$ cat design/flow/design.v
module CRC(
input           clk,         
input           rst_n,       
input  [23:0]   Din,         
input           valid,       
input  [15:0]   size,        
output [14:0]   checksum,    
output          done         
);
reg [5:0] shift_count;       
reg [5:0] limit;             
wire [1:0] extra;            
wire [4:0] offset;           
wire finish;                 
reg [15:0] crc;                                    
localparam [15:0] polynomial = 16'b1100010110011001;      
reg CS, NS;
parameter IDLE = 1'b0, FIND = 1'b1;
always @(posedge clk or negedge rst_n)
begin
 if(~rst_n)
  CS <= IDLE;
 else CS <= NS;
end
always @(posedge clk)
begin
 case(CS)
  IDLE:
  begin
   crc <= (valid) ? (Din >> offset) : 16'hffff;             
   shift_count <= 0;
  end
  FIND:
  begin
  if(crc[15] == 1'b0)                                              
  begin                                                            
   if(shift_count < offset)                                        
    crc <= {crc[14:0],Din[offset - (shift_count + 6'd1)]};            
   else crc <= crc << 1;
   shift_count <= shift_count + 6'd1;
  end
  else crc <= crc ^ polynomial;                                    
  end
 endcase
end
always @(*)
begin
 limit = 6'd15 + offset;
 case(CS)
  IDLE:
  begin
   if(valid)
    NS = FIND;
   else NS = IDLE;
  end
  FIND:
  begin
   if(finish)
    NS = IDLE;
   else NS = FIND;
  end
  default: NS = IDLE;
 endcase
end
assign extra = size[2:0] - 3'd2;
assign offset = {extra, 3'b000};
assign finish = ((shift_count == limit) && (crc[15] == 1'b0)) ? 1'b1 : 1'b0;
assign done = (CS == FIND) && finish;
assign checksum = crc[14:0];
endmodule
$ cat design/flow/run.sh
#!/bin/bash
# the make line also repeats each setting of config.mk as NAME=value (left out here)
make -C /OpenROAD-flow-scripts/flow DESIGN_CONFIG=/design/flow/config.mk WORK_HOME=/design/flow/orfs CLKGATE_MAP_FILE= finish
$ cat design/flow/config.mk
export PLATFORM = sky130hd
export DESIGN_NAME = CRC
export DESIGN_NICKNAME = CRC
export VERILOG_FILES = /design/flow/design.v
export SDC_FILE = /design/flow/constraint.sdc
export NUM_CORES = 4
export LEC_CHECK = 0
export ABC_AREA = 1
export CAP_MARGIN = 10
export CORE_MARGIN = 2
export CORE_UTILIZATION = 71
export CTS_CLUSTER_DIAMETER = 203
export CTS_CLUSTER_SIZE = 46
export PLACE_DENSITY_LB_ADDON = 0.1
export SETUP_SLACK_MARGIN = 0.25
export SLEW_MARGIN = 20
$ cat design/flow/constraint.sdc
create_clock -name core_clock -period 1.35 [get_ports {clk}]
set_input_delay 0.2700 -clock core_clock [delete_from_list [all_inputs] [get_ports {clk}]]
set_output_delay 0.2700 -clock core_clock [all_outputs]
set_load 0.01 [all_outputs]
==> results_dict.tcl, run 1 <==
# yosys + openroad results
set metrics [dict create \
    synth_xor_xnor_area_share_pct 1.40 \
    syn_nets 322 \
    io_pins 59 \
    synth_cell_type_count 31 \
    number_of_flops_mapped_to_enable_cells_by_yosys 14 \
    flop_cell "sky130_fd_sc_hd__edfxtp_1" \
    stop_stage "3_3_place_gp" \
    largest_type_area_fraction_pct 22.4 \
    top_logic_kind "simple AND/OR/NAND/NOR gates" \
    ys_sh_aoi_pct 20.7 \
    synth.area.top_cells "sky130_fd_sc_hd__edfxtp_1 22%, sky130_fd_sc_hd__nand2_1 9.6%, sky130_fd_sc_hd__a21oi_1 8.8%" \
    fp-row-count 18 \
    yosysChipArea_sq_um 1880 \
    dieArea_sq_um 3070 \
    syn-mean-instance-area_sq_um 6.86 \
    synthSimpleGateAreaFrac_pct 25.8 \
    yosysSeqAreaShare_pct 32.2 \
    status "stopped before the end" \
    core_area_sq_um 2500 \
    ys.warnings.count 1 \
    die_height_um 55.5 \
    yosysTopAreaCell "sky130_fd_sc_hd__edfxtp_1" \
    top_cell "sky130_fd_sc_hd__nand2_1" \
    ys_seq_elements 23 \
    number_of_cells_in_yosys_stat 274 \
    die_w_um 55.5 \
    syn_area_sq_um 1880 \
    synth_async_sr_flop_share_pct 4.35 \
    toolErrorMsg "[ERROR FLW-0024] Place density exceeds 1.0 (current PLACE_DENSITY_LB_ADDON =  0.1). Please check if the value of  PLACE_DENSITY_LB_ADDON is between 0 and 0.99." \
    postSynthCellCount 274 \
    yosys.area_share.adder_pct 3.33 \
    netlist_top_cells_count "48 x sky130_fd_sc_hd__nand2_1, 33 x sky130_fd_sc_hd__a21oi_1, 28 x sky130_fd_sc_hd__o21ai_0, 27 x sky130_fd_sc_hd__inv_1, 25 x sky130_fd_sc_hd__nand3_1" \
    mux_area_share_pct 0 \
    fp-utilization_pct 75.2 \
]
==> inputs of run 2 (changes only) <==
- ABC_AREA: 1 -> default
- CAP_MARGIN: 10 -> 20
- CORE_UTILIZATION: 71 -> 35
- CTS_CLUSTER_DIAMETER: 203 -> 383
- CTS_CLUSTER_SIZE: 46 -> 47
- HOLD_SLACK_MARGIN: default -> -0.08
- PLACE_DENSITY_LB_ADDON: 0.1 -> 0.2
- SETUP_SLACK_MARGIN: 0.25 -> default
- TNS_END_PERCENT: default -> 10
- clock period: 1.35 -> 5.5 ns (I/O delays scaled with it)
==> results_dict.tcl, run 2 <==
# implementation run metrics
set metrics [dict create \
    power_combinational_uw 652 \
    detail_route.drc_violations 0 \
    dr.pass1.iters 4 \
    class_of_the_tightest_hold_or_removal_check "reg2reg" \
    route.vias.total 1497 \
    fp-utilization_pct 36.0 \
    port-buffer-count 44 \
    min_period_over_period_pct 79.3 \
    dieArea_sq_um 5770 \
    yosys.area_share.adder_pct 3.45 \
    dominant_power_group "combinational cells" \
    cts_resized 0 \
    die_height_um 76.0 \
    finish.utilization_pct 44.2 \
    post_dr_wirelength_cell_um 16.7 \
    intPower_uw 709 \
    clkPwrFrac_pct 9.4 \
    place_hpwl_um 3470 \
    grt_first_pass_wirelength_um 7920 \
    number_of_cells_in_yosys_stat 193 \
    reg2reg_to "crc[0]" \
    diodes 0 \
    synth.area.top_cells "sky130_fd_sc_hd__edfxtp_1 23%, sky130_fd_sc_hd__dfxtp_1 8.8%, sky130_fd_sc_hd__mux2i_1 7.7%" \
    place_inst 281 \
    report.final.setup_viol 0 \
    min_delay_path_depth 2 \
    synth_cell_type_count 40 \
    crit_end "done" \
    worst_max_slew_margin_expressed_relative_to_the_limit_pct 52.5 \
    top_logic_kind "multiplexers" \
    worstSetupPathDepth 6 \
    timing.rr.start "shift_count[2]" \
    fp-row-count 26 \
    largest_type_area_fraction_pct 23.2 \
    critPathTopFamily "buffers and inverters" \
    ctsHoldBuffers 0 \
    cp-startpoint "size[0]" \
    p_leak_nw 0.832 \
    cts-buffers-inserted 3 \
    number_of_global_route_vias_before_repair 1595 \
    clk_root_buffer_cell "sky130_fd_sc_hd__clkbuf_8" \
    syn_area_sq_um 1810 \
    finalHoldViolations 0 \
    gp_routability_congestion 0.760 \
    category_of_the_worst_setup_path_capture_point "primary output" \
    overflow 0 \
    syn-mean-instance-area_sq_um 9.39 \
    min_from "crc[14]" \
    cts_max_path_buffers 2 \
    power_frac_seq_pct 35.0 \
    detail_route.wirelength_um 4750 \
    mux_area_share_pct 17.3 \
    synthSimpleGateAreaFrac_pct 14.4 \
    maxClockFrequency_mhz 229 \
    finish.cell_count_without_fillers 285 \
    yosysSeqAreaShare_pct 33.4 \
    postSynthCellCount 193 \
    path_clk_slew_ns 0.08 \
    clock_latency_ns 0.27 \
    ys.warnings.count 1 \
    final_area_sq_um 2230 \
    critical_path.startpoint_type "input port" \
    max_stage_delay_ns 0.61 \
    ys_seq_elements 23 \
    gr_util_all_layers_pct 17.0 \
    final.setup.tns_ns 0 \
    openroad.warnings 40 \
    worstMarginPinSlew_ns 0.695 \
    worst_slack_ns 1.14 \
    comb_power_share_pct 55.6 \
    syn_nets 241 \
    cpMaxStageDelayCell "sky130_fd_sc_hd__clkdlybuf4s50_1" \
    pg_clk_uw 110 \
    syn_to_final_growth_pct 23.0 \
    grt_antenna_before_repair 0 \
    flop_cell "sky130_fd_sc_hd__edfxtp_1" \
    synth_xor_xnor_area_share_pct 3.86 \
    io_pins 59 \
    drt_iter0_drcs 122 \
    hold_ws_ns 0.493 \
    timing_max_transition_violations_final 0 \
    worstPathMaxFanout 27 \
    synth_async_sr_flop_share_pct 4.35 \
    cts_post_setup_buffers_inserted 0 \
    crit_path_frequent_cell "sky130_fd_sc_hd__clkdlybuf4s50_1" \
    finalNetCount 264 \
    yosysChipArea_sq_um 1810 \
    p_switching_uw 464 \
    critical_path.cell_chain "clkdlybuf4s50_1 -> buf_4 -> ha_1 -> xor2_1 -> nor4_1 -> clkdlybuf4s50_1" \
    timing.critical_path.buf_inv 3 \
    irDropWorstVdd_mv 0.236 \
    max_cap_viol_count 0 \
    status "timing/DRC/antenna clean" \
    number_of_flops_mapped_to_enable_cells_by_yosys 14 \
    power_density_nw_per_um2 526 \
    grt_max_degree 28 \
    drt-vias-per-instance 5.25 \
    number_of_levels_the_h_tree_was_split_into 1 \
    ys_sh_aoi_pct 16.9 \
    grt_setup_unrepaired "false" \
    top_cell "sky130_fd_sc_hd__nand2_1" \
    r2r_setup_slack_ns 2.81 \
    seq-power_uw 411 \
    power.total_mw 1.17 \
    placement.cell_area_sq_um 2180 \
    cts.sink_count 23 \
    yosysTopAreaCell "sky130_fd_sc_hd__edfxtp_1" \
    finalWorstPathRequiredPeriod_ns 4.36 \
    cp_data_required_time_ns 4.40 \
    skew_ns 0.00873 \
    arrival_ns 3.26 \
    hold_end "crc[15]" \
    netlist_top_cells_count "17 x sky130_fd_sc_hd__nand2_1, 15 x sky130_fd_sc_hd__buf_4, 14 x sky130_fd_sc_hd__edfxtp_1, 14 x sky130_fd_sc_hd__mux2i_1, 13 x sky130_fd_sc_hd__a21oi_1" \
    timing.setup.critical_path_class "in2out" \
    clock_tree_from_tritoncts "done" \
    die_w_um 76.0 \
    dpl_worst_slack_ns 1.11 \
    power.share.switching_pct 39.5 \
    core_area_sq_um 5040 \
    antenna_left 0 \
    r2r_cells 7 \
]
run 2: area by class of cell:
class                           count  area (sq um)
Clock buffer                        4          45.0
Fill cell                         497          2810
Inverter                            4          15.0
Multi-Input combinational cell    137          1010
Sequential cell                    23           606
Tap cell                           70          87.6
Timing Repair Buffer               47           463
run 2: metal layers:
| metal | global-route usage (%) | part of all wire, % |
|---|---|---|
| met5 | 0 | 0 |
| met4 | 4.91 | 0.82 |
| met3 | 3.55 | 5.2 |
| met2 | 25.2 | 43 |
| met1 | 25.2 | 51 |
==> inputs of run 3 (changes only) <==
- ABC_AREA: default -> 1
- CORE_ASPECT_RATIO: default -> 1.09
- CORE_UTILIZATION: 35 -> 72
- CTS_CLUSTER_DIAMETER: 383 -> 29
- HOLD_SLACK_MARGIN: -0.08 -> default
- PLACE_DENSITY_LB_ADDON: 0.2 -> 0.27
- SETUP_SLACK_MARGIN: default -> 0.35
- SLEW_MARGIN: 20 -> 40
- TNS_END_PERCENT: 10 -> 5
- clock period: 5.5 -> 2.49 ns (I/O delays scaled with it)
==> results_dict.tcl, run 3 <==
# yosys + openroad results
set metrics [dict create \
    ys_sh_aoi_pct 20.7 \
    synth_xor_xnor_area_share_pct 1.40 \
    number_of_cells_in_yosys_stat 274 \
    die_height_um 57.3 \
    synth_async_sr_flop_share_pct 4.35 \
    toolErrorMsg "[ERROR FLW-0024] Place density exceeds 1.0 (current PLACE_DENSITY_LB_ADDON =  0.27). Please check if the value of  PLACE_DENSITY_LB_ADDON is between 0 and 0.99." \
    top_logic_kind "simple AND/OR/NAND/NOR gates" \
    mux_area_share_pct 0 \
    yosysTopAreaCell "sky130_fd_sc_hd__edfxtp_1" \
    status "stopped before the end" \
    core_area_sq_um 2500 \
    die_w_um 52.9 \
    synth.area.top_cells "sky130_fd_sc_hd__edfxtp_1 22%, sky130_fd_sc_hd__nand2_1 9.6%, sky130_fd_sc_hd__a21oi_1 8.8%" \
    yosys.area_share.adder_pct 3.33 \
    syn-mean-instance-area_sq_um 6.86 \
    fp-utilization_pct 75.3 \
    synth_cell_type_count 31 \
    syn_area_sq_um 1880 \
    io_pins 59 \
    number_of_flops_mapped_to_enable_cells_by_yosys 14 \
    largest_type_area_fraction_pct 22.4 \
    stop_stage "3_3_place_gp" \
    netlist_top_cells_count "48 x sky130_fd_sc_hd__nand2_1, 33 x sky130_fd_sc_hd__a21oi_1, 28 x sky130_fd_sc_hd__o21ai_0, 27 x sky130_fd_sc_hd__inv_1, 25 x sky130_fd_sc_hd__nand3_1" \
    yosysSeqAreaShare_pct 32.2 \
    top_cell "sky130_fd_sc_hd__nand2_1" \
    postSynthCellCount 274 \
    synthSimpleGateAreaFrac_pct 25.8 \
    dieArea_sq_um 3040 \
    ys_seq_elements 23 \
    ys.warnings.count 1 \
    yosysChipArea_sq_um 1880 \
    flop_cell "sky130_fd_sc_hd__edfxtp_1" \
    fp-row-count 19 \
    syn_nets 322 \
]
==> inputs of run 4 (changes only) <==
- CAP_MARGIN: 20 -> 15
- CORE_ASPECT_RATIO: 1.09 -> 0.5
- CTS_CLUSTER_DIAMETER: 29 -> 372
- CTS_CLUSTER_SIZE: 47 -> 98
- PLACE_DENSITY: default -> 0.4
- PLACE_DENSITY_LB_ADDON: 0.27 -> default
- SETUP_SLACK_MARGIN: 0.35 -> 0.77
- SLEW_MARGIN: 40 -> 20
- TNS_END_PERCENT: 5 -> default
- clock period: 2.49 -> 2.61 ns (I/O delays scaled with it)
==> results_dict.tcl, run 4 <==
# yosys + openroad results
set metrics [dict create \
    status "stopped before the end" \
    stop_stage "5_1_grt" \
    toolErrorMsg "[ERROR GRT-0232] Routing congestion too high. Check the congestion heatmap in the GUI." \
    die_w_um 76.3 \
    core_area_sq_um 2540 \
    postSynthCellCount 274 \
    port-buffer-count 44 \
    flop_cell "sky130_fd_sc_hd__edfxtp_1" \
    yosysChipArea_sq_um 1880 \
    dieArea_sq_um 3060 \
    io_pins 59 \
    netlist_top_cells_count "48 x sky130_fd_sc_hd__nand2_1, 33 x sky130_fd_sc_hd__a21oi_1, 28 x sky130_fd_sc_hd__o21ai_0, 27 x sky130_fd_sc_hd__inv_1, 25 x sky130_fd_sc_hd__nand3_1" \
    ys_seq_elements 23 \
    syn_area_sq_um 1880 \
    mux_area_share_pct 0 \
    synth.area.top_cells "sky130_fd_sc_hd__edfxtp_1 22%, sky130_fd_sc_hd__nand2_1 9.6%, sky130_fd_sc_hd__a21oi_1 8.8%" \
    clk_root_buffer_cell "sky130_fd_sc_hd__clkbuf_8" \
    syn-mean-instance-area_sq_um 6.86 \
    synth_async_sr_flop_share_pct 4.35 \
    syn_nets 322 \
    largest_type_area_fraction_pct 22.4 \
    gr_util_all_layers_pct 68.2 \
    number_of_cells_in_yosys_stat 274 \
    synth_cell_type_count 31 \
    cts.sink_count 23 \
    top_cell "sky130_fd_sc_hd__nand2_1" \
    gp_routability_congestion 0.869 \
    yosys.area_share.adder_pct 3.33 \
    place_inst 335 \
    number_of_flops_mapped_to_enable_cells_by_yosys 14 \
    fp-row-count 13 \
    synth_xor_xnor_area_share_pct 1.40 \
    synthSimpleGateAreaFrac_pct 25.8 \
    cts-buffers-inserted 3 \
    fp-utilization_pct 74.1 \
    ys.warnings.count 1 \
    yosysTopAreaCell "sky130_fd_sc_hd__edfxtp_1" \
    ys_sh_aoi_pct 20.7 \
    number_of_levels_the_h_tree_was_split_into 1 \
    yosysSeqAreaShare_pct 32.2 \
    overflow 7 \
    cts_max_path_buffers 2 \
    top_logic_kind "simple AND/OR/NAND/NOR gates" \
    die_height_um 40.1 \
    place_hpwl_um 4430 \
]
## run 4: timing repair
item	CTS
hold buffers	0
setup buffers	4
cloned	0
pin swaps	3
endpoints found under the hold margin	0
setup endpoints to repair	14
gates resized	24
## run 4: through the flow
stage          area (sq um)  TNS [ns]  power, mW  setup WS, ns
2_1_floorplan          1930         0       2.21         0.656
3_3_place_gp           2280    -0.408       2.55        -0.408
3_5_place_dp           2280    -0.504       2.69        -0.504
4_1_cts                2390         0       3.03         0.469
## run 4: routing by layer
metal  global-route usage [%]  overflow
met1                     65.1         0
met2                     94.5         4
met3                     48.2         0
met4                     78.2         3
met5                     20.0         0
==> inputs of run 5 (changes only) <==
- ABC_AREA: 1 -> default
- CAP_MARGIN: 15 -> 20
- CELL_PAD_IN_SITES_DETAIL_PLACEMENT: default -> 1
- CELL_PAD_IN_SITES_GLOBAL_PLACEMENT: default -> 2
- CORE_ASPECT_RATIO: 0.5 -> 0.72
- CORE_MARGIN: 2 -> 8
- CORE_UTILIZATION: 72 -> 26
- CTS_CLUSTER_DIAMETER: 372 -> default
- CTS_CLUSTER_SIZE: 98 -> 93
- GPL_TIMING_DRIVEN: default -> 1
- MIN_ROUTING_LAYER: default -> met1
- PLACE_DENSITY: 0.4 -> default
- SETUP_SLACK_MARGIN: 0.77 -> 0.3
- clock period: 2.61 -> 3.59 ns (I/O delays scaled with it)
==> results_dict.tcl, run 5 <==
# implementation run metrics
set metrics [dict create \
    status "timing/DRC/antenna clean" \
    min_from "crc[14]" \
    min_period_over_period_pct 85.1 \
    irDropWorstVdd_mv 0.273 \
    gp_routability_congestion 0.755 \
    yosysChipArea_sq_um 1810 \
    worstSetupPathDepth 6 \
    finalNetCount 267 \
    cts.sink_count 23 \
    cp-startpoint "size[1]" \
    intPower_mw 1.11 \
    drt_iter0_drcs 46 \
    postSynthCellCount 193 \
    pg_clk_uw 170 \
    largest_type_area_fraction_pct 23.2 \
    syn_to_final_growth_pct 26.2 \
    route.vias.total 1503 \
    clkPwrFrac_pct 9.1 \
    r2r_setup_slack_ns 0.91 \
    min_delay_path_depth 2 \
    arrival_ns 2.34 \
    cpMaxStageDelayCell "sky130_fd_sc_hd__clkdlybuf4s50_1" \
    overflow 0 \
    openroad.warnings 40 \
    timing.setup.critical_path_class "in2out" \
    io_pins 59 \
    final.setup.tns_ns 0 \
    fp-utilization_pct 27.2 \
    dpl_worst_slack_ns 0.147 \
    syn-mean-instance-area_sq_um 9.39 \
    worst_slack_ns 0.534 \
    reg2reg_to "crc[0]" \
    syn_area_sq_um 1810 \
    number_of_global_route_vias_before_repair 1645 \
    cts-buffers-inserted 3 \
    top_cell "sky130_fd_sc_hd__nand2_1" \
    die_height_um 86.9 \
    grt_setup_unrepaired "false" \
    number_of_flops_mapped_to_enable_cells_by_yosys 14 \
    cts_post_setup_buffers_inserted 0 \
    report.final.setup_viol 0 \
    seq-power_uw 585 \
    worst_max_slew_margin_expressed_relative_to_the_limit_pct 50.3 \
    grt_antenna_before_repair 0 \
    crit_end "done" \
    fp-row-count 25 \
    critical_path.startpoint_type "input port" \
    clock_tree_from_tritoncts "done" \
    gr_util_all_layers_pct 12.0 \
    ys.warnings.count 1 \
    yosys.area_share.adder_pct 3.45 \
    ys_seq_elements 23 \
    max_cap_viol_count 0 \
    number_of_cells_in_yosys_stat 193 \
    comb_power_share_pct 59.5 \
    max_stage_delay_ns 0.51 \
    timing.critical_path.buf_inv 3 \
    finalHoldViolations 0 \
    yosysSeqAreaShare_pct 33.4 \
    power_density_nw_per_um2 815 \
    grt_max_degree 27 \
    cts_max_path_buffers 2 \
    p_switching_uw 757 \
    dominant_power_group "combinational cells" \
    p_leak_nw 0.852 \
    die_w_um 114 \
    clk_root_buffer_cell "sky130_fd_sc_hd__clkbuf_8" \
    diodes 0 \
    category_of_the_worst_setup_path_capture_point "primary output" \
    skew_ns 0.00564 \
    place_hpwl_um 4630 \
    top_logic_kind "multiplexers" \
    detail_route.drc_violations 0 \
    maxClockFrequency_mhz 327 \
    worstPathMaxFanout 6 \
    critical_path.cell_chain "clkdlybuf4s50_1 -> inv_2 -> ha_1 -> xor2_1 -> nor4_2 -> dlygate4sd2_1" \
    class_of_the_tightest_hold_or_removal_check "reg2reg" \
    finish.utilization_pct 34.3 \
    finalWorstPathRequiredPeriod_ns 3.06 \
    path_clk_slew_ns 0.08 \
    grt_first_pass_wirelength_um 9290 \
    critPathTopFamily "buffers and inverters" \
    dr.pass1.iters 4 \
    netlist_top_cells_count "17 x sky130_fd_sc_hd__nand2_1, 15 x sky130_fd_sc_hd__buf_4, 14 x sky130_fd_sc_hd__edfxtp_1, 14 x sky130_fd_sc_hd__mux2i_1, 13 x sky130_fd_sc_hd__a21oi_1" \
    timing_max_transition_violations_final 0 \
    dieArea_sq_um 9940 \
    ys_sh_aoi_pct 16.9 \
    synth_cell_type_count 40 \
    core_area_sq_um 6660 \
    syn_nets 241 \
    number_of_levels_the_h_tree_was_split_into 1 \
    synth.area.top_cells "sky130_fd_sc_hd__edfxtp_1 23%, sky130_fd_sc_hd__dfxtp_1 8.8%, sky130_fd_sc_hd__mux2i_1 7.7%" \
    power_combinational_mw 1.11 \
    synth_xor_xnor_area_share_pct 3.86 \
    final_area_sq_um 2290 \
    power_frac_seq_pct 31.4 \
    worstMarginPinSlew_ns 0.743 \
    detail_route.wirelength_um 5860 \
    r2r_cells 7 \
    hold_end "crc[15]" \
    clock_latency_ns 0.27 \
    drt-vias-per-instance 4.82 \
    synth_async_sr_flop_share_pct 4.35 \
    power.share.switching_pct 40.6 \
    antenna_left 0 \
    post_dr_wirelength_cell_um 18.8 \
    timing.rr.start "shift_count[0]" \
    synthSimpleGateAreaFrac_pct 14.4 \
    port-buffer-count 44 \
    yosysTopAreaCell "sky130_fd_sc_hd__edfxtp_1" \
    flop_cell "sky130_fd_sc_hd__edfxtp_1" \
    cp_data_required_time_ns 2.87 \
    mux_area_share_pct 17.3 \
    placement.cell_area_sq_um 2240 \
]
-- run 5: what timing repair did --
item / CTS / global route
endpoints found under the setup margin: 1 / 0
hold buffers: 0 / 0
resized: 2 / 0
-- run 5: area by class of cell --
cell class | count | area, sq um
Multi-Input combinational cell | 137 | 1020
Clock buffer | 4 | 45.0
Fill cell | 771 | 4380
Timing Repair Buffer | 50 | 484
Tap cell | 94 | 118
Inverter | 4 | 15.0
Sequential cell | 23 | 606
-- run 5: through the flow --
step           std cells  hold WS [ns]  power (mW)
2_1_floorplan        193         0.422        1.40
3_3_place_gp         308         0.493        1.70
3_5_place_dp         308         0.504        1.71
4_1_cts              312         0.524        1.90
5_1_grt              312         0.536        2.01
6_report             312         0.517        1.86
-- run 5: per-layer routing --
metal	global-route usage, %	share of wire [%]
met5	0	0
met1	16.8	51
met3	3.19	5.1
met4	1.08	0.20
met2	18.6	44
==> inputs of run 6 (changes only) <==
- CAP_MARGIN: 20 -> 10
- CELL_PAD_IN_SITES_DETAIL_PLACEMENT: 1 -> default
- CELL_PAD_IN_SITES_GLOBAL_PLACEMENT: 2 -> 0
- CORE_ASPECT_RATIO: 0.72 -> default
- CORE_MARGIN: 8 -> 7
- CORE_UTILIZATION: 26 -> 40
- CTS_CLUSTER_DIAMETER: default -> 239
- CTS_CLUSTER_SIZE: 93 -> 47
- GPL_ROUTABILITY_DRIVEN: default -> 0
- MIN_ROUTING_LAYER: met1 -> default
- PLACE_DENSITY: default -> 0.39
- SETUP_SLACK_MARGIN: 0.3 -> default
- SLEW_MARGIN: 20 -> 0
- clock period: 3.59 -> 5.5 ns (I/O delays scaled with it)
==> results_dict.tcl, run 6 <==
# implementation run metrics
set metrics [dict create \
    place_hpwl_um 3800 \
    cp-startpoint "size[0]" \
    diodes 0 \
    synthSimpleGateAreaFrac_pct 14.4 \
    die_height_um 81.3 \
    synth_cell_type_count 40 \
    pg_clk_uw 110 \
    worstPathMaxFanout 27 \
    timing.rr.start "shift_count[2]" \
    place_inst 263 \
    dpl_worst_slack_ns 1.16 \
    syn_nets 241 \
    core_area_sq_um 4350 \
    irDropWorstVdd_mv 0.295 \
    clock_latency_ns 0.27 \
    worstSetupPathDepth 6 \
    netlist_top_cells_count "17 x sky130_fd_sc_hd__nand2_1, 15 x sky130_fd_sc_hd__buf_4, 14 x sky130_fd_sc_hd__edfxtp_1, 14 x sky130_fd_sc_hd__mux2i_1, 13 x sky130_fd_sc_hd__a21oi_1" \
    seq-power_uw 406 \
    yosysSeqAreaShare_pct 33.4 \
    clkPwrFrac_pct 9.4 \
    max_stage_delay_ns 0.62 \
    timing.setup.critical_path_class "in2out" \
    detail_route.wirelength_um 4880 \
    number_of_cells_in_yosys_stat 193 \
    finalNetCount 264 \
    category_of_the_worst_setup_path_capture_point "primary output" \
    dr.pass1.iters 4 \
    power.share.switching_pct 39.7 \
    finalWorstPathRequiredPeriod_ns 4.39 \
    power_density_nw_per_um2 532 \
    p_leak_nw 0.835 \
    timing.critical_path.buf_inv 3 \
    finalHoldViolations 0 \
    top_cell "sky130_fd_sc_hd__nand2_1" \
    seqCellArea_sq_um 606 \
    fillerInstances 420 \
    synth_async_sr_flop_share_pct 4.35 \
    clk_root_buffer_cell "sky130_fd_sc_hd__clkbuf_8" \
    syn-mean-instance-area_sq_um 9.39 \
    worst_slack_ns 1.11 \
    mux_area_share_pct 17.3 \
    dieArea_sq_um 6610 \
    power_frac_seq_pct 34.6 \
    min_from "crc[14]" \
    maxUsedRoutingLayer "met4" \
    grt_max_degree 28 \
    hold_end "crc[15]" \
    worstMarginPinSlew_ns 0.660 \
    cpMaxStageDelayCell "sky130_fd_sc_hd__clkdlybuf4s50_1" \
    report.final.setup_viol 0 \
    synth_xor_xnor_area_share_pct 3.86 \
    cp_data_required_time_ns 4.40 \
    min_period_over_period_pct 79.8 \
    intPower_uw 708 \
    reg2reg_to "crc[0]" \
    comb_power_share_pct 56.1 \
    ys_sh_aoi_pct 16.9 \
    yosysChipArea_sq_um 1810 \
    max_cap_viol_count 0 \
    worst_max_slew_margin_expressed_relative_to_the_limit_pct 55.9 \
    arrival_ns 3.29 \
    min_delay_path_depth 2 \
    route.vias.total 1459 \
    die_w_um 81.3 \
    syn_to_final_growth_pct 21.8 \
    io_pins 59 \
    status "timing/DRC/antenna clean" \
    post_dr_wirelength_cell_um 18.3 \
    yosys.area_share.adder_pct 3.45 \
    crit_path_frequent_cell "sky130_fd_sc_hd__clkdlybuf4s50_1" \
    detail_route.drc_violations 0 \
    ys.warnings.count 1 \
    hold_ws_ns 0.463 \
    openroad.warnings 42 \
    path_clk_slew_ns 0.09 \
    grt_first_pass_wirelength_um 7580 \
    cts_post_setup_buffers_inserted 0 \
    timing_max_transition_violations_final 0 \
    number_of_flops_mapped_to_enable_cells_by_yosys 14 \
    multiInputGateArea_sq_um 1010 \
    r2r_cells 7 \
    gr_util_all_layers_pct 15.1 \
    cts_resized 0 \
    r2r_setup_slack_ns 2.84 \
    dominant_power_group "combinational cells" \
    top_logic_kind "multiplexers" \
    flop_cell "sky130_fd_sc_hd__edfxtp_1" \
    yosysTopAreaCell "sky130_fd_sc_hd__edfxtp_1" \
    wirelength_met1_um 2220 \
    cts.sink_count 23 \
    final.setup.tns_ns 0 \
    finish.cell_count_without_fillers 267 \
    met3_wirelength_um 243 \
    ctsHoldBuffers 0 \
    clock_tree_from_tritoncts "done" \
    fp-row-count 24 \
    grt_setup_unrepaired "false" \
    fp-utilization_pct 41.6 \
    overflow 0 \
    critPathTopFamily "buffers and inverters" \
    maxClockFrequency_mhz 228 \
    crit_end "done" \
    number_of_global_route_vias_before_repair 1451 \
    drt_iter0_drcs 79 \
    class_of_the_tightest_hold_or_removal_check "reg2reg" \
    cts_max_path_buffers 2 \
    synth.area.top_cells "sky130_fd_sc_hd__edfxtp_1 23%, sky130_fd_sc_hd__dfxtp_1 8.8%, sky130_fd_sc_hd__mux2i_1 7.7%" \
    grt_antenna_before_repair 0 \
    critical_path.cell_chain "clkdlybuf4s50_1 -> buf_4 -> ha_1 -> xor2_1 -> nor4_1 -> clkdlybuf4s50_1" \
    largest_type_area_fraction_pct 23.2 \
    power_combinational_uw 659 \
    number_of_levels_the_h_tree_was_split_into 1 \
    p_switching_uw 467 \
    skew_ns 0.0102 \
    cts-buffers-inserted 3 \
    antenna_left 0 \
    syn_area_sq_um 1810 \
    port-buffer-count 44 \
    wl_met2_um 2380 \
    postSynthCellCount 193 \
    ys_seq_elements 23 \
    critical_path.startpoint_type "input port" \
    drt-vias-per-instance 5.46 \
]
## run 6: stage by stage
step	power, mW	utilization (%)	cell area, sq um
floorplan	0.916	-	1810
CTS	1.19	50.7	2210
detailed placement	1.08	49.7	2160
finish	1.17	50.7	2210
global route	1.27	50.7	2210
global placement	1.07	49.7	2160
## run 6: final cells by class
| cell class | instances | area share, % |
|---|---|---|
| Multi-Input combinational cell | 137 | 45.9 |
| Sequential cell | 23 | 27.4 |
| Timing Repair Buffer | 47 | 21.0 |
| Tap cell | 52 | 2.95 |
| Clock buffer | 3 | 1.87 |
| Inverter | 4 | 0.680 |
| Clock inverter | 1 | 0.227 |
## run 6: metal layers
layer | up-vias | track usage [%]
met5 | - | 0
met4 | 0 | 3.51
met3 | 4 | 2.65
met2 | 34 | 25.0
met1 | 686 | 19.9
li1 | 735 | -
==> inputs of run 7 (changes only) <==
- ABC_AREA: default -> 0
- CAP_MARGIN: 10 -> 20
- CELL_PAD_IN_SITES_GLOBAL_PLACEMENT: 0 -> 2
- CORE_UTILIZATION: 40 -> 42
- CTS_CLUSTER_DIAMETER: 239 -> default
- CTS_CLUSTER_SIZE: 47 -> 35
- GPL_TIMING_DRIVEN: 1 -> default
- MAX_ROUTING_LAYER: default -> met4
- MIN_ROUTING_LAYER: default -> met1
- PLACE_DENSITY: 0.39 -> default
- PLACE_DENSITY_LB_ADDON: default -> 0.1
- SETUP_SLACK_MARGIN: default -> 0.96
- SLEW_MARGIN: 0 -> 25
==> results_dict.tcl, run 7 <==
# implementation run metrics
set metrics [dict create \
    fp-utilization_pct 44.4 \
    power_combinational_uw 657 \
    critical_path.startpoint_type "input port" \
    comb_power_share_pct 55.4 \
    min_from "crc[14]" \
    fillerInstances 380 \
    syn_area_sq_um 1810 \
    seq-power_uw 416 \
    drt-vias-per-instance 5.81 \
    mux_area_share_pct 17.3 \
    critical_path.cell_chain "clkdlybuf4s50_1 -> buf_4 -> inv_2 -> ha_1 -> xor2_1 -> nor4_2 -> clkdlybuf4s50_1" \
    netlist_top_cells_count "17 x sky130_fd_sc_hd__nand2_1, 15 x sky130_fd_sc_hd__buf_4, 14 x sky130_fd_sc_hd__edfxtp_1, 14 x sky130_fd_sc_hd__mux2i_1, 13 x sky130_fd_sc_hd__a21oi_1" \
    diodes 0 \
    grt_first_pass_wirelength_um 7980 \
    dominant_power_group "combinational cells" \
    cts_max_path_buffers 2 \
    irDropWorstVdd_mv 0.272 \
    synth.area.top_cells "sky130_fd_sc_hd__edfxtp_1 23%, sky130_fd_sc_hd__dfxtp_1 8.8%, sky130_fd_sc_hd__mux2i_1 7.7%" \
    openroad.warnings 40 \
    ys.warnings.count 1 \
    clk_root_buffer_cell "sky130_fd_sc_hd__clkbuf_8" \
    dr.pass1.iters 4 \
    overflow 0 \
    fp-row-count 23 \
    p_switching_uw 477 \
    r2r_setup_slack_ns 2.72 \
    r2r_cells 7 \
    critPathTopFamily "buffers and inverters" \
    postSynthCellCount 193 \
    yosys.area_share.adder_pct 3.45 \
    core_area_sq_um 4090 \
    hold_end "crc[15]" \
    pg_clk_uw 113 \
    maxClockFrequency_mhz 224 \
    max_stage_delay_ns 0.61 \
    grt_antenna_before_repair 0 \
    class_of_the_tightest_hold_or_removal_check "reg2reg" \
    grt_max_degree 28 \
    clock_tree_from_tritoncts "done" \
    detail_route.drc_violations 0 \
    seqCellArea_sq_um 606 \
    min_period_over_period_pct 81.0 \
    worstSetupPathDepth 7 \
    cpMaxStageDelayCell "sky130_fd_sc_hd__clkdlybuf4s50_1" \
    syn_to_final_growth_pct 21.6 \
    worstPathMaxFanout 22 \
    reg2reg_to "crc[0]" \
    timing.setup.critical_path_class "in2out" \
    cts_post_setup_buffers_inserted 0 \
    timing.rr.start "shift_count[2]" \
    multiInputGateArea_sq_um 1020 \
    clock_latency_ns 0.27 \
    ys_seq_elements 23 \
    report.final.setup_viol 0 \
    crit_path_frequent_cell "sky130_fd_sc_hd__clkdlybuf4s50_1" \
    hold_ws_ns 0.480 \
    final.setup.tns_ns 0 \
    max_cap_viol_count 0 \
    antenna_left 0 \
    intPower_uw 708 \
    crit_end "done" \
    yosysSeqAreaShare_pct 33.4 \
    number_of_global_route_vias_before_repair 1555 \
    worstMarginPinSlew_ns 0.871 \
    finish.cell_count_without_fillers 264 \
    cts-buffers-inserted 3 \
    ys_sh_aoi_pct 16.9 \
    min_delay_path_depth 2 \
    post_dr_wirelength_cell_um 18.8 \
    worst_max_slew_margin_expressed_relative_to_the_limit_pct 41.9 \
    largest_type_area_fraction_pct 23.2 \
    syn-mean-instance-area_sq_um 9.39 \
    cp_data_required_time_ns 4.40 \
    arrival_ns 3.36 \
    die_w_um 79.7 \
    status "timing/DRC/antenna clean" \
    drt_iter0_drcs 117 \
    synth_async_sr_flop_share_pct 4.35 \
    number_of_levels_the_h_tree_was_split_into 1 \
    power_frac_seq_pct 35.1 \
    clkPwrFrac_pct 9.5 \
    place_hpwl_um 3730 \
    port-buffer-count 44 \
    synthSimpleGateAreaFrac_pct 14.4 \
    cp-startpoint "size[1]" \
    power.share.switching_pct 40.2 \
    finalHoldViolations 0 \
    number_of_flops_mapped_to_enable_cells_by_yosys 14 \
    synth_cell_type_count 40 \
    io_pins 59 \
    power_density_nw_per_um2 538 \
    route.vias.total 1533 \
    category_of_the_worst_setup_path_capture_point "primary output" \
    top_logic_kind "multiplexers" \
    top_cell "sky130_fd_sc_hd__nand2_1" \
    timing_max_transition_violations_final 0 \
    yosysChipArea_sq_um 1810 \
    detail_route.wirelength_um 4960 \
    gr_util_all_layers_pct 16.3 \
    synth_xor_xnor_area_share_pct 3.86 \
    number_of_cells_in_yosys_stat 193 \
    timing.critical_path.buf_inv 4 \
    path_clk_slew_ns 0.09 \
    place_inst 260 \
    p_leak_nw 0.831 \
    finalWorstPathRequiredPeriod_ns 4.46 \
    finalNetCount 263 \
    flop_cell "sky130_fd_sc_hd__edfxtp_1" \
    die_height_um 79.7 \
    skew_ns 0.00402 \
    cts.sink_count 23 \
    yosysTopAreaCell "sky130_fd_sc_hd__edfxtp_1" \
    dieArea_sq_um 6350 \
    syn_nets 241 \
    grt_setup_unrepaired "false" \
]
-- run 7: repair_timing --
action | in CTS | in global routing
hold buffers | 0 | 0
endpoints found under the setup margin | 0 | 1
gates resized | 0 | 1
-- run 7: metrics by stage --
stage	setup WS (ns)	util, %	power [mW]	cell area [sq um]
global placement	1.06	52.7	1.06	2150
detailed placement	1.00	52.7	1.07	2150
global route	0.946	53.9	1.28	2200
CTS	0.979	53.8	1.19	2200
finish	1.04	53.9	1.19	2200
floorplan	2.09	-	0.916	1810
-- run 7: layer usage --
metal | track usage, % | part of all wire (%) | vias up
met3 | 3.60 | 4.5 | 5
met2 | 25.4 | 46 | 38
met5 | - | 0 | -
li1 | - | - | 740
met1 | 20.8 | 48 | 750
met4 | 4.74 | 0.95 | 0
-- run 7: final cells by class --
type                       count  share of cell area [%]
multi-input combinational    137                    46.3
sequential                    23                    27.5
timing repair buffer          46                    20.7
tap                           50                    2.84
clock buffer                   3                    1.87
inverter                       4                   0.681
clock inverter                 1                   0.227
==> inputs of run 8 (changes only) <==
- ABC_AREA: 0 -> 1
- CELL_PAD_IN_SITES_GLOBAL_PLACEMENT: 2 -> default
- CORE_MARGIN: 7 -> 2
- CORE_UTILIZATION: 42 -> 72
- CTS_CLUSTER_DIAMETER: default -> 393
- CTS_CLUSTER_SIZE: 35 -> 98
- GPL_ROUTABILITY_DRIVEN: 0 -> default
- MAX_ROUTING_LAYER: met4 -> default
- MIN_ROUTING_LAYER: met1 -> default
- PLACE_DENSITY: default -> 0.4
- PLACE_DENSITY_LB_ADDON: 0.1 -> default
- SETUP_SLACK_MARGIN: 0.96 -> 0.79
- SLEW_MARGIN: 25 -> 20
- TNS_END_PERCENT: default -> 10
- clock period: 5.5 -> 2.63 ns (I/O delays scaled with it)
==> results_dict.tcl, run 8 <==
# yosys + openroad results
set metrics [dict create \
    status "stopped before the end" \
    stop_stage "3_3_place_gp" \
    toolErrorMsg "[ERROR GPL-0301] Utilization 100.349 % exceeds 100%." \
    top_cell "sky130_fd_sc_hd__nand2_1" \
    netlist_top_cells_count "48 x sky130_fd_sc_hd__nand2_1, 33 x sky130_fd_sc_hd__a21oi_1, 28 x sky130_fd_sc_hd__o21ai_0, 27 x sky130_fd_sc_hd__inv_1, 25 x sky130_fd_sc_hd__nand3_1" \
    ys_sh_aoi_pct 20.7 \
    io_pins 59 \
    postSynthCellCount 274 \
    yosys.area_share.adder_pct 3.33 \
    number_of_flops_mapped_to_enable_cells_by_yosys 14 \
    fp-row-count 18 \
    largest_type_area_fraction_pct 22.4 \
    synth_xor_xnor_area_share_pct 1.40 \
    die_w_um 55.1 \
    synth_async_sr_flop_share_pct 4.35 \
    synth.area.top_cells "sky130_fd_sc_hd__edfxtp_1 22%, sky130_fd_sc_hd__nand2_1 9.6%, sky130_fd_sc_hd__a21oi_1 8.8%" \
    yosysSeqAreaShare_pct 32.2 \
    mux_area_share_pct 0 \
    syn_area_sq_um 1880 \
    syn_nets 322 \
    dieArea_sq_um 3030 \
    ys_seq_elements 23 \
    top_logic_kind "simple AND/OR/NAND/NOR gates" \
    number_of_cells_in_yosys_stat 274 \
    yosysTopAreaCell "sky130_fd_sc_hd__edfxtp_1" \
    synthSimpleGateAreaFrac_pct 25.8 \
    die_height_um 55.1 \
    ys.warnings.count 1 \
    synth_cell_type_count 31 \
    core_area_sq_um 2480 \
    syn-mean-instance-area_sq_um 6.86 \
    yosysChipArea_sq_um 1880 \
    flop_cell "sky130_fd_sc_hd__edfxtp_1" \
    fp-utilization_pct 75.9 \
]
==> inputs of run 9 (changes only) <==
- CELL_PAD_IN_SITES_GLOBAL_PLACEMENT: default -> 2
- CORE_MARGIN: 2 -> 7
- CORE_UTILIZATION: 72 -> 42
- CTS_CLUSTER_DIAMETER: 393 -> default
- CTS_CLUSTER_SIZE: 98 -> 35
- GPL_ROUTABILITY_DRIVEN: default -> 1
- MAX_ROUTING_LAYER: default -> met4
- MIN_ROUTING_LAYER: default -> met2
- PLACE_DENSITY: 0.4 -> default
- PLACE_DENSITY_LB_ADDON: default -> 0.1
- SETUP_SLACK_MARGIN: 0.79 -> 0.96
- SLEW_MARGIN: 20 -> 25
- TNS_END_PERCENT: 10 -> default
- clock period: 2.63 -> 5.5 ns (I/O delays scaled with it)
==> results_dict.tcl, run 9 <==
# implementation run metrics
set metrics [dict create \
    dr.pass1.iters 5 \
    report.final.setup_viol 0 \
    cpMaxStageDelayCell "sky130_fd_sc_hd__clkdlybuf4s50_1" \
    port-buffer-count 44 \
    finalWorstPathRequiredPeriod_ns 4.32 \
    intPower_uw 702 \
    mux_area_share_pct 0 \
    ys.warnings.count 1 \
    clkPwrFrac_pct 7.9 \
    clk_root_buffer_cell "sky130_fd_sc_hd__clkbuf_8" \
    min_period_over_period_pct 78.5 \
    gp_routability_congestion 0.760 \
    worstSetupPathDepth 8 \
    crit_path_frequent_cell "sky130_fd_sc_hd__clkdlybuf4s50_1" \
    netlist_top_cells_count "48 x sky130_fd_sc_hd__nand2_1, 33 x sky130_fd_sc_hd__a21oi_1, 28 x sky130_fd_sc_hd__o21ai_0, 27 x sky130_fd_sc_hd__inv_1, 25 x sky130_fd_sc_hd__nand3_1" \
    placement.cell_area_sq_um 2220 \
    number_of_levels_the_h_tree_was_split_into 1 \
    irDropWorstVdd_mv 0.255 \
    cts_max_path_buffers 2 \
    syn-mean-instance-area_sq_um 6.86 \
    max_stage_delay_ns 0.53 \
    number_of_flops_mapped_to_enable_cells_by_yosys 14 \
    detail_route.drc_violations 0 \
    grt_antenna_before_repair 0 \
    dieArea_sq_um 6540 \
    grt_setup_unrepaired "false" \
    syn_to_final_growth_pct 20.9 \
    drt_iter0_drcs 318 \
    yosys.area_share.adder_pct 3.33 \
    class_of_the_tightest_hold_or_removal_check "reg2reg" \
    finalHoldViolations 0 \
    seq-power_uw 427 \
    pg_clk_uw 107 \
    skew_ns 0.00511 \
    openroad.warnings 41 \
    r2r_cells 13 \
    yosysSeqAreaShare_pct 32.2 \
    synth_xor_xnor_area_share_pct 1.40 \
    reg2reg_to "crc[0]" \
    fp-utilization_pct 43.5 \
    finish.utilization_pct 52.5 \
    power_frac_seq_pct 31.6 \
    r2r_setup_slack_ns 2.90 \
    path_clk_slew_ns 0.08 \
    critical_path.startpoint_type "input port" \
    maxClockFrequency_mhz 232 \
    max_cap_viol_count 0 \
    fp-row-count 24 \
    hold_ws_ns 0.570 \
    grt_first_pass_wirelength_um 8400 \
    syn_area_sq_um 1880 \
    cp-startpoint "size[0]" \
    timing_max_transition_violations_final 0 \
    clock_latency_ns 0.27 \
    p_switching_uw 650 \
    diodes 0 \
    antenna_left 0 \
    hold_end "crc[10]" \
    overflow 0 \
    critical_path.cell_chain "clkdlybuf4s50_1 -> buf_4 -> ha_1 -> nor2_1 -> nand2_1 -> nor4_1 -> and2_1 -> clkdlybuf4s50_1" \
    ys_seq_elements 23 \
    place_inst 344 \
    min_from "crc[9]" \
    io_pins 59 \
    core_area_sq_um 4320 \
    dominant_power_group "combinational cells" \
    cp_data_required_time_ns 4.40 \
    final_area_sq_um 2270 \
    worst_max_slew_margin_expressed_relative_to_the_limit_pct 51.1 \
    worstPathMaxFanout 26 \
    comb_power_share_pct 60.5 \
    synthSimpleGateAreaFrac_pct 25.8 \
    status "timing/DRC/antenna clean" \
    largest_type_area_fraction_pct 22.4 \
    clock_tree_from_tritoncts "done" \
    drt-vias-per-instance 7.34 \
    timing.critical_path.buf_inv 3 \
    detail_route.wirelength_um 5260 \
    number_of_cells_in_yosys_stat 274 \
    top_cell "sky130_fd_sc_hd__nand2_1" \
    power_density_nw_per_um2 595 \
    synth.area.top_cells "sky130_fd_sc_hd__edfxtp_1 22%, sky130_fd_sc_hd__nand2_1 9.6%, sky130_fd_sc_hd__a21oi_1 8.8%" \
    arrival_ns 3.22 \
    timing.rr.start "shift_count[0]" \
    gr_util_all_layers_pct 25.7 \
    ys_sh_aoi_pct 20.7 \
    category_of_the_worst_setup_path_capture_point "primary output" \
    worstMarginPinSlew_ns 0.734 \
    power_combinational_uw 818 \
    p_leak_nw 0.998 \
    yosysChipArea_sq_um 1880 \
    place_hpwl_um 4010 \
    postSynthCellCount 274 \
    synth_cell_type_count 31 \
    timing.setup.critical_path_class "in2out" \
    route.vias.total 2556 \
    flop_cell "sky130_fd_sc_hd__edfxtp_1" \
    power.share.switching_pct 48.1 \
    finalNetCount 345 \
    finish.cell_count_without_fillers 348 \
    yosysTopAreaCell "sky130_fd_sc_hd__edfxtp_1" \
    min_delay_path_depth 2 \
    post_dr_wirelength_cell_um 15.1 \
    top_logic_kind "simple AND/OR/NAND/NOR gates" \
    die_w_um 80.9 \
    syn_nets 322 \
    crit_end "done" \
    cts.sink_count 23 \
    die_height_um 80.9 \
    number_of_global_route_vias_before_repair 2718 \
    cts-buffers-inserted 3 \
    grt_max_degree 27 \
    ctsHoldBuffers 0 \
    synth_async_sr_flop_share_pct 4.35 \
    critPathTopFamily "buffers and inverters" \
    final.setup.tns_ns 0 \
]
run 9: metrics by stage:
stage	total power [mW]	worst slack [ns]
after floorplan	1.04	2.09
after global placement	1.23	1.02
after detailed placement	1.24	1.02
after CTS	1.34	1.01
after global routing	1.49	0.976
final	1.35	1.18
run 9: what timing repair did:
action / CTS / global route
resized: 0 / 4
buffers inserted: 0 / 0
endpoints found under the setup margin: 0 / 1
run 9: per-layer routing:
| layer | vias up | global-route usage (%) | part of all wire, % |
|---|---|---|---|
| met5 | - | - | 0 |
| met4 | 0 | 4.92 | 4.1 |
| met3 | 34 | 38.2 | 45 |
| met2 | 645 | 26.1 | 51 |
| met1 | 939 | - | 0 |
| li1 | 938 | - | - |
run 9: cell type report:
| cell class | count | area [sq um] |
|---|---|---|
| Sequential cell | 23 | 606 |
| Inverter | 34 | 143 |
| Multi-Input combinational cell | 190 | 963 |
| Clock buffer | 4 | 45.0 |
| Tap cell | 52 | 65.1 |
| Timing Repair Buffer | 45 | 450 |
| Fill cell | 483 | 2050 |
==> inputs of run 10 (changes only) <==
- ABC_AREA: 1 -> default
- CELL_PAD_IN_SITES_GLOBAL_PLACEMENT: 2 -> default
- CORE_ASPECT_RATIO: default -> 0.5
- CORE_MARGIN: 7 -> 2
- CORE_UTILIZATION: 42 -> 64
- CTS_CLUSTER_DIAMETER: default -> 383
- CTS_CLUSTER_SIZE: 35 -> 98
- GPL_ROUTABILITY_DRIVEN: 1 -> 0
- HOLD_SLACK_MARGIN: default -> -0.08
- MAX_ROUTING_LAYER: met4 -> default
- MIN_ROUTING_LAYER: met2 -> default
- PLACE_DENSITY_LB_ADDON: 0.1 -> default
- SETUP_SLACK_MARGIN: 0.96 -> default
- SLEW_MARGIN: 25 -> 20
- TNS_END_PERCENT: default -> 10
==> results_dict.tcl, run 10 <==
# implementation run metrics
set metrics [dict create \
    finalWorstPathRequiredPeriod_ns 4.39 \
    ctsHoldBuffers 0 \
    clkPwrFrac_pct 9.6 \
    power.share.switching_pct 40.2 \
    number_of_flops_mapped_to_enable_cells_by_yosys 14 \
    io_pins 59 \
    timing.rr.start "shift_count[2]" \
    postSynthCellCount 193 \
    ys.warnings.count 1 \
    number_of_cells_in_yosys_stat 193 \
    yosysChipArea_sq_um 1810 \
    min_delay_path_depth 2 \
    status "timing/DRC/antenna clean" \
    gr_util_all_layers_pct 28.0 \
    report.final.setup_viol 0 \
    fillerInstances 162 \
    power_combinational_uw 651 \
    clk_root_buffer_cell "sky130_fd_sc_hd__clkbuf_8" \
    timing.setup.critical_path_class "in2out" \
    worst_max_slew_margin_expressed_relative_to_the_limit_pct 47.8 \
    p_leak_nw 0.827 \
    fp-utilization_pct 68.8 \
    port-buffer-count 44 \
    finish.cell_count_without_fillers 251 \
    grt_setup_unrepaired "false" \
    cpMaxStageDelayCell "sky130_fd_sc_hd__clkdlybuf4s50_1" \
    dr.pass1.iters 4 \
    top_logic_kind "multiplexers" \
    pg_clk_uw 113 \
    reg2reg_to "crc[0]" \
    place_inst 247 \
    grt_max_degree 28 \
    grt_first_pass_wirelength_um 7040 \
    irDropWorstVdd_mv 0.392 \
    path_clk_slew_ns 0.09 \
    timing.critical_path.buf_inv 4 \
    openroad.warnings 42 \
    drt_iter0_drcs 131 \
    critical_path.cell_chain "clkdlybuf4s50_1 -> buf_4 -> inv_2 -> ha_1 -> xor2_1 -> nor4_1 -> clkdlybuf4s50_1" \
    maxClockFrequency_mhz 228 \
    top_cell "sky130_fd_sc_hd__nand2_1" \
    post_dr_wirelength_cell_um 17.2 \
    category_of_the_worst_setup_path_capture_point "primary output" \
    number_of_global_route_vias_before_repair 1408 \
    critPathTopFamily "buffers and inverters" \
    clock_latency_ns 0.28 \
    synthSimpleGateAreaFrac_pct 14.4 \
    finalHoldViolations 0 \
    syn_area_sq_um 1810 \
    synth_async_sr_flop_share_pct 4.35 \
    die_w_um 79.3 \
    class_of_the_tightest_hold_or_removal_check "reg2reg" \
    cts_resized 0 \
    hold_end "crc[15]" \
    critical_path.startpoint_type "input port" \
    ys_sh_aoi_pct 16.9 \
    syn-mean-instance-area_sq_um 9.39 \
    skew_ns 0.00297 \
    p_switching_uw 475 \
    grt_antenna_before_repair 0 \
    cts.sink_count 23 \
    die_height_um 41.6 \
    mux_area_share_pct 17.3 \
    crit_end "done" \
    synth_cell_type_count 40 \
    final.setup.tns_ns 0 \
    worstMarginPinSlew_ns 0.783 \
    yosys.area_share.adder_pct 3.45 \
    timing_max_transition_violations_final 0 \
    diodes 0 \
    number_of_levels_the_h_tree_was_split_into 1 \
    synth_xor_xnor_area_share_pct 3.86 \
    dieArea_sq_um 3300 \
    cp_data_required_time_ns 4.40 \
    worstPathMaxFanout 22 \
    power.total_mw 1.18 \
    worstSetupPathDepth 7 \
    detail_route.wirelength_um 4320 \
    min_period_over_period_pct 79.8 \
    intPower_uw 708 \
    finalNetCount 263 \
    max_stage_delay_ns 0.60 \
    crit_path_frequent_cell "sky130_fd_sc_hd__clkdlybuf4s50_1" \
    arrival_ns 3.29 \
    fp-row-count 13 \
    dpl_worst_slack_ns 1.11 \
    power_density_nw_per_um2 541 \
    worst_slack_ns 1.11 \
    core_area_sq_um 2640 \
    r2r_cells 7 \
    syn_nets 241 \
    cts_max_path_buffers 2 \
    drt-vias-per-instance 6.14 \
    yosysSeqAreaShare_pct 33.4 \
    cp-startpoint "size[1]" \
    yosysTopAreaCell "sky130_fd_sc_hd__edfxtp_1" \
    antenna_left 0 \
    cts-buffers-inserted 3 \
    overflow 0 \
    place_hpwl_um 3220 \
    r2r_setup_slack_ns 2.79 \
    detail_route.drc_violations 0 \
    route.vias.total 1540 \
    max_cap_viol_count 0 \
    synth.area.top_cells "sky130_fd_sc_hd__edfxtp_1 23%, sky130_fd_sc_hd__dfxtp_1 8.8%, sky130_fd_sc_hd__mux2i_1 7.7%" \
    flop_cell "sky130_fd_sc_hd__edfxtp_1" \
    ys_seq_elements 23 \
    power_frac_seq_pct 35.3 \
    clock_tree_from_tritoncts "done" \
    seq-power_uw 418 \
    netlist_top_cells_count "17 x sky130_fd_sc_hd__nand2_1, 15 x sky130_fd_sc_hd__buf_4, 14 x sky130_fd_sc_hd__edfxtp_1, 14 x sky130_fd_sc_hd__mux2i_1, 13 x sky130_fd_sc_hd__a21oi_1" \
    syn_to_final_growth_pct 20.5 \
    min_from "crc[14]" \
    cts_post_setup_buffers_inserted 0 \
    comb_power_share_pct 55.1 \
    dominant_power_group "combinational cells" \
    largest_type_area_fraction_pct 23.2 \
]
==> run 10: metal layers <==
metal,part of all wire (%),GRT usage [%],vias up
met5,0,0,-
met2,45,39.5,66
li1,-,-,732
met4,0.35,4.48,0
met1,48,44.9,740
met3,6.4,5.65,2
==> run 10: layout make-up <==
type / count / area, sq um / area share (%)
clock buffers: 3 / 41.3 / 1.89
clock inverters: 1 / 7.51 / 0.344
inverters: 4 / 15.0 / 0.687
multi-input cells: 137 / 1010 / 46.4
flip-flops and latches: 23 / 606 / 27.7
well taps: 37 / 46.3 / 2.12
repair buffers: 46 / 455 / 20.8
==> run 10: stage by stage <==
| stage | hold slack, ns | cell area (sq um) | util (%) |
|---|---|---|---|
| after floorplan | 0.450 | 1810 | - |
| after global placement | 0.469 | 2140 | 81.1 |
| after detailed placement | 0.471 | 2140 | 81.1 |
| after CTS | 0.490 | 2180 | 82.9 |
| after global routing | 0.531 | 2180 | 82.9 |
| final | 0.495 | 2180 | 82.9 |
==> inputs of run 11 (changes only) <==
- ABC_AREA: default -> 0
- CAP_MARGIN: 20 -> 35
- CORE_ASPECT_RATIO: 0.5 -> default
- CORE_MARGIN: 2 -> 3
- CORE_UTILIZATION: 64 -> 40
- CTS_CLUSTER_DIAMETER: 383 -> default
- CTS_CLUSTER_SIZE: 98 -> 21
- GPL_ROUTABILITY_DRIVEN: 0 -> 1
- HOLD_SLACK_MARGIN: -0.08 -> 0.01
- MIN_ROUTING_LAYER: default -> met2
- PLACE_DENSITY: default -> 0.5
- TNS_END_PERCENT: 10 -> default
- clock period: 5.5 -> 3.21 ns (I/O delays scaled with it)
==> results_dict.tcl, run 11 <==
# implementation run metrics
set metrics [dict create \
    status "timing/DRC/antenna clean" \
    grt_first_pass_wirelength_um 7900 \
    netlist_top_cells_count "17 x sky130_fd_sc_hd__nand2_1, 15 x sky130_fd_sc_hd__buf_4, 14 x sky130_fd_sc_hd__edfxtp_1, 14 x sky130_fd_sc_hd__mux2i_1, 13 x sky130_fd_sc_hd__a21oi_1" \
    max_stage_delay_ns 0.51 \
    top_cell "sky130_fd_sc_hd__nand2_1" \
    io_pins 59 \
    critPathTopFamily "buffers and inverters" \
    worst_slack_ns 0.505 \
    final.setup.tns_ns 0 \
    skew_ns 0.0123 \
    number_of_cells_in_yosys_stat 193 \
    ys_sh_aoi_pct 16.9 \
    antenna_left 0 \
    timing.rr.start "shift_count[2]" \
    number_of_global_route_vias_before_repair 2280 \
    cts-buffers-inserted 3 \
    finish.cell_count_without_fillers 272 \
    cpMaxStageDelayCell "sky130_fd_sc_hd__clkdlybuf4s50_1" \
    route.vias.total 2127 \
    worst_max_slew_margin_expressed_relative_to_the_limit_pct 49.0 \
    mux_area_share_pct 17.3 \
    gp_routability_congestion 0.933 \
    gr_util_all_layers_pct 29.0 \
    yosysChipArea_sq_um 1810 \
    path_clk_slew_ns 0.10 \
    hold_ws_ns 0.490 \
    syn_to_final_growth_pct 25.1 \
    top_logic_kind "multiplexers" \
    place_inst 267 \
    reg2reg_to "crc[0]" \
    dr.pass1.iters 5 \
    syn-mean-instance-area_sq_um 9.39 \
    maxClockFrequency_mhz 370 \
    worstPathMaxFanout 2 \
    cts.sink_count 23 \
    report.final.setup_viol 0 \
    number_of_flops_mapped_to_enable_cells_by_yosys 14 \
    wl_met2_um 2470 \
    detail_route.drc_violations 0 \
    drt_iter0_drcs 329 \
    core_area_sq_um 4170 \
    power.share.switching_pct 40.5 \
    worstSetupPathDepth 6 \
    die_w_um 73.3 \
    synth_async_sr_flop_share_pct 4.35 \
    pg_clk_uw 192 \
    yosysSeqAreaShare_pct 33.4 \
    flop_cell "sky130_fd_sc_hd__edfxtp_1" \
    clock_latency_ns 0.28 \
    ctsHoldBuffers 0 \
    worstMarginPinSlew_ns 0.763 \
    multiInputGateArea_sq_um 1020 \
    r2r_setup_slack_ns 0.82 \
    seq-power_uw 642 \
    grt_max_degree 27 \
    overflow 0 \
    number_of_levels_the_h_tree_was_split_into 1 \
    fp-row-count 23 \
    power_density_nw_per_um2 933 \
    postSynthCellCount 193 \
    power_combinational_mw 1.28 \
    dominant_power_group "combinational cells" \
    finalWorstPathRequiredPeriod_ns 2.70 \
    die_height_um 73.3 \
    synth_cell_type_count 40 \
    synth.area.top_cells "sky130_fd_sc_hd__edfxtp_1 23%, sky130_fd_sc_hd__dfxtp_1 8.8%, sky130_fd_sc_hd__mux2i_1 7.7%" \
    finalNetCount 271 \
    clkPwrFrac_pct 9.1 \
    maxUsedRoutingLayer "met4" \
    place_hpwl_um 3750 \
    final_area_sq_um 2270 \
    grt_setup_unrepaired "false" \
    yosys.area_share.adder_pct 3.45 \
    openroad.warnings 41 \
    cp-startpoint "size[1]" \
    clock_tree_from_tritoncts "done" \
    largest_type_area_fraction_pct 23.2 \
    fillerInstances 375 \
    r2r_cells 7 \
    category_of_the_worst_setup_path_capture_point "primary output" \
    port-buffer-count 44 \
    arrival_ns 2.06 \
    max_cap_viol_count 0 \
    finalHoldViolations 0 \
    intPower_mw 1.26 \
    cp_data_required_time_ns 2.57 \
    timing_max_transition_violations_final 0 \
    post_dr_wirelength_cell_um 18.7 \
    seqCellArea_sq_um 606 \
    ys_seq_elements 23 \
    min_period_over_period_pct 84.3 \
    diodes 0 \
    grt_antenna_before_repair 0 \
    timing.setup.critical_path_class "in2out" \
    syn_area_sq_um 1810 \
    dpl_worst_slack_ns 0.0176 \
    power_frac_seq_pct 30.3 \
    comb_power_share_pct 60.6 \
    yosysTopAreaCell "sky130_fd_sc_hd__edfxtp_1" \
    irDropWorstVdd_mv 0.579 \
    power.total_mw 2.12 \
    p_switching_uw 856 \
    wirelength_met1_um 0 \
    timing.critical_path.buf_inv 3 \
    clk_root_buffer_cell "sky130_fd_sc_hd__clkbuf_8" \
    dieArea_sq_um 5380 \
    syn_nets 241 \
    finish.utilization_pct 54.3 \
    class_of_the_tightest_hold_or_removal_check "in2async" \
    detail_route.wirelength_um 5090 \
    synth_xor_xnor_area_share_pct 3.86 \
    synthSimpleGateAreaFrac_pct 14.4 \
    met3_wirelength_um 2410 \
    p_leak_nw 0.888 \
    cts_max_path_buffers 2 \
    drt-vias-per-instance 7.82 \
    ys.warnings.count 1 \
    fp-utilization_pct 43.4 \
    placement.cell_area_sq_um 2200 \
    critical_path.cell_chain "clkdlybuf4s50_1 -> inv_2 -> ha_1 -> xor2_1 -> nor4_2 -> dlymetal6s2s_1" \
    crit_end "done" \
    critical_path.startpoint_type "input port" \
]
[run 11: cell type report]
type	instances	area share (%)
Inverter	4	0.662
Timing Repair Buffer	54	22.8
Clock buffer	3	1.82
Tap cell	50	2.76
Sequential cell	23	26.7
Clock inverter	1	0.221
Multi-Input combinational cell	137	45.0
[run 11: metal layers]
layer | up-vias | global-route usage [%]
met5 | - | 5.05
met1 | 754 | -
met2 | 587 | 32.4
li1 | 745 | -
met4 | 0 | 4.02
met3 | 41 | 44.5
[run 11: repair_timing]
item / 4_1_cts / 5_1_grt
gates resized: 0 / 2
endpoints found under the setup margin: 0 / 1
setup buffers: 0 / 1
==> inputs of run 12 (changes only) <==
- ABC_AREA: 0 -> default
- CAP_MARGIN: 35 -> 10
- CELL_PAD_IN_SITES_GLOBAL_PLACEMENT: default -> 2
- CORE_MARGIN: 3 -> 7
- CTS_CLUSTER_SIZE: 21 -> 66
- GPL_ROUTABILITY_DRIVEN: 1 -> 0
- GPL_TIMING_DRIVEN: default -> 1
- HOLD_SLACK_MARGIN: 0.01 -> 0.2
- MIN_ROUTING_LAYER: met2 -> default
- PLACE_DENSITY: 0.5 -> default
- SLEW_MARGIN: 20 -> 10
- clock period: 3.21 -> 5.5 ns (I/O delays scaled with it)
==> results_dict.tcl, run 12 <==
# implementation run metrics
set metrics [dict create \
    status "timing/DRC/antenna clean" \
    worstMarginPinSlew_ns 0.805 \
    cp-startpoint "size[1]" \
    clkPwrFrac_pct 9.2 \
    route.vias.total 1508 \
    power_frac_seq_pct 35.3 \
    min_from "crc[14]" \
    clk_root_buffer_cell "sky130_fd_sc_hd__clkbuf_8" \
    category_of_the_worst_setup_path_capture_point "primary output" \
    detail_route.drc_violations 0 \
    overflow 0 \
    cts_post_setup_buffers_inserted 0 \
    dr.pass1.iters 4 \
    pg_clk_uw 108 \
    netlist_top_cells_count "17 x sky130_fd_sc_hd__nand2_1, 15 x sky130_fd_sc_hd__buf_4, 14 x sky130_fd_sc_hd__edfxtp_1, 14 x sky130_fd_sc_hd__mux2i_1, 13 x sky130_fd_sc_hd__a21oi_1" \
    power_combinational_uw 653 \
    largest_type_area_fraction_pct 23.2 \
    flop_cell "sky130_fd_sc_hd__edfxtp_1" \
    top_cell "sky130_fd_sc_hd__nand2_1" \
    grt_setup_unrepaired "false" \
    crit_path_frequent_cell "sky130_fd_sc_hd__clkdlybuf4s50_1" \
    cts_resized 0 \
    arrival_ns 3.34 \
    yosysSeqAreaShare_pct 33.4 \
    postSynthCellCount 193 \
    dieArea_sq_um 6610 \
    openroad.warnings 42 \
    syn_nets 241 \
    crit_end "done" \
    grt_max_degree 28 \
    path_clk_slew_ns 0.09 \
    fp-row-count 24 \
    number_of_cells_in_yosys_stat 193 \
    core_area_sq_um 4350 \
    syn_to_final_growth_pct 21.4 \
    min_period_over_period_pct 80.7 \
    maxClockFrequency_mhz 225 \
    cts.sink_count 23 \
    intPower_uw 707 \
    cts-buffers-inserted 3 \
    number_of_global_route_vias_before_repair 1488 \
    power.share.switching_pct 39.9 \
    worst_max_slew_margin_expressed_relative_to_the_limit_pct 46.3 \
    comb_power_share_pct 55.5 \
    yosysChipArea_sq_um 1810 \
    clock_tree_from_tritoncts "done" \
    die_height_um 81.3 \
    hold_end "crc[15]" \
    drt-vias-per-instance 5.67 \
    grt_antenna_before_repair 0 \
    synthSimpleGateAreaFrac_pct 14.4 \
    r2r_setup_slack_ns 2.76 \
    dominant_power_group "combinational cells" \
    skew_ns 0.00537 \
    cpMaxStageDelayCell "sky130_fd_sc_hd__clkdlybuf4s50_1" \
    ys_seq_elements 23 \
    min_delay_path_depth 2 \
    number_of_flops_mapped_to_enable_cells_by_yosys 14 \
    finalNetCount 263 \
    synth_xor_xnor_area_share_pct 3.86 \
    cp_data_required_time_ns 4.40 \
    irDropWorstVdd_mv 0.273 \
    critical_path.cell_chain "clkdlybuf4s50_1 -> buf_4 -> inv_2 -> ha_1 -> xor2_1 -> nor4_1 -> clkdlybuf4s50_1" \
    timing_max_transition_violations_final 0 \
    critical_path.startpoint_type "input port" \
    worstSetupPathDepth 7 \
    finish.utilization_pct 50.5 \
    finalWorstPathRequiredPeriod_ns 4.44 \
    mux_area_share_pct 17.3 \
    max_cap_viol_count 0 \
    diodes 0 \
    ys.warnings.count 1 \
    report.final.setup_viol 0 \
    detail_route.wirelength_um 5030 \
    max_stage_delay_ns 0.62 \
    seq-power_uw 415 \
    top_logic_kind "multiplexers" \
    final.setup.tns_ns 0 \
    r2r_cells 7 \
    clock_latency_ns 0.27 \
    fillerInstances 408 \
    grt_first_pass_wirelength_um 7670 \
    die_w_um 81.3 \
    yosys.area_share.adder_pct 3.45 \
    power_density_nw_per_um2 535 \
    synth_cell_type_count 40 \
    cts_max_path_buffers 2 \
    fp-utilization_pct 41.6 \
    yosysTopAreaCell "sky130_fd_sc_hd__edfxtp_1" \
    place_hpwl_um 3830 \
    synth.area.top_cells "sky130_fd_sc_hd__edfxtp_1 23%, sky130_fd_sc_hd__dfxtp_1 8.8%, sky130_fd_sc_hd__mux2i_1 7.7%" \
    timing.setup.critical_path_class "in2out" \
    worstPathMaxFanout 22 \
    drt_iter0_drcs 79 \
    class_of_the_tightest_hold_or_removal_check "reg2reg" \
    post_dr_wirelength_cell_um 18.9 \
    port-buffer-count 44 \
    number_of_levels_the_h_tree_was_split_into 1 \
    syn-mean-instance-area_sq_um 9.39 \
    p_switching_uw 470 \
    syn_area_sq_um 1810 \
    antenna_left 0 \
    synth_async_sr_flop_share_pct 4.35 \
    reg2reg_to "crc[0]" \
    io_pins 59 \
    ctsHoldBuffers 0 \
    power.total_mw 1.18 \
    gr_util_all_layers_pct 15.4 \
    finalHoldViolations 0 \
    critPathTopFamily "buffers and inverters" \
    p_leak_nw 0.831 \
    ys_sh_aoi_pct 16.9 \
    timing.critical_path.buf_inv 4 \
    timing.rr.start "shift_count[2]" \
]
run 12: metrics by stage:
step,hold slack [ns],area [sq um],setup slack (ns),std cells
finish,0.484,2200,1.06,266
global route,0.530,2200,0.901,266
CTS,0.485,2200,1.01,266
detailed placement,0.479,2150,1.03,262
global placement,0.475,2150,1.05,262
floorplan,0.450,1810,2.09,193
run 12: metal layers:
metal / GRT usage (%) / vias to the layer above / wire (um)
met5: 0 / - / 0
met4: 5.27 / 0 / 55
met3: 3.10 / 4 / 331
met2: 25.5 / 37 / 2410
met1: 19.7 / 731 / 2240
li1: - / 736 / -
run 12: final cells by class:
class / instances / area (sq um) / area share [%]
clock buffer: 3 / 41.3 / 1.88
clock inverter: 1 / 5.00 / 0.227
inverter: 4 / 15.0 / 0.682
multi-input combinational: 137 / 1010 / 46.0
sequential: 23 / 606 / 27.5
tap: 52 / 65.1 / 2.96
timing repair buffer: 46 / 455 / 20.7
No activity file was given, so power comes from the tool's default toggle rates.
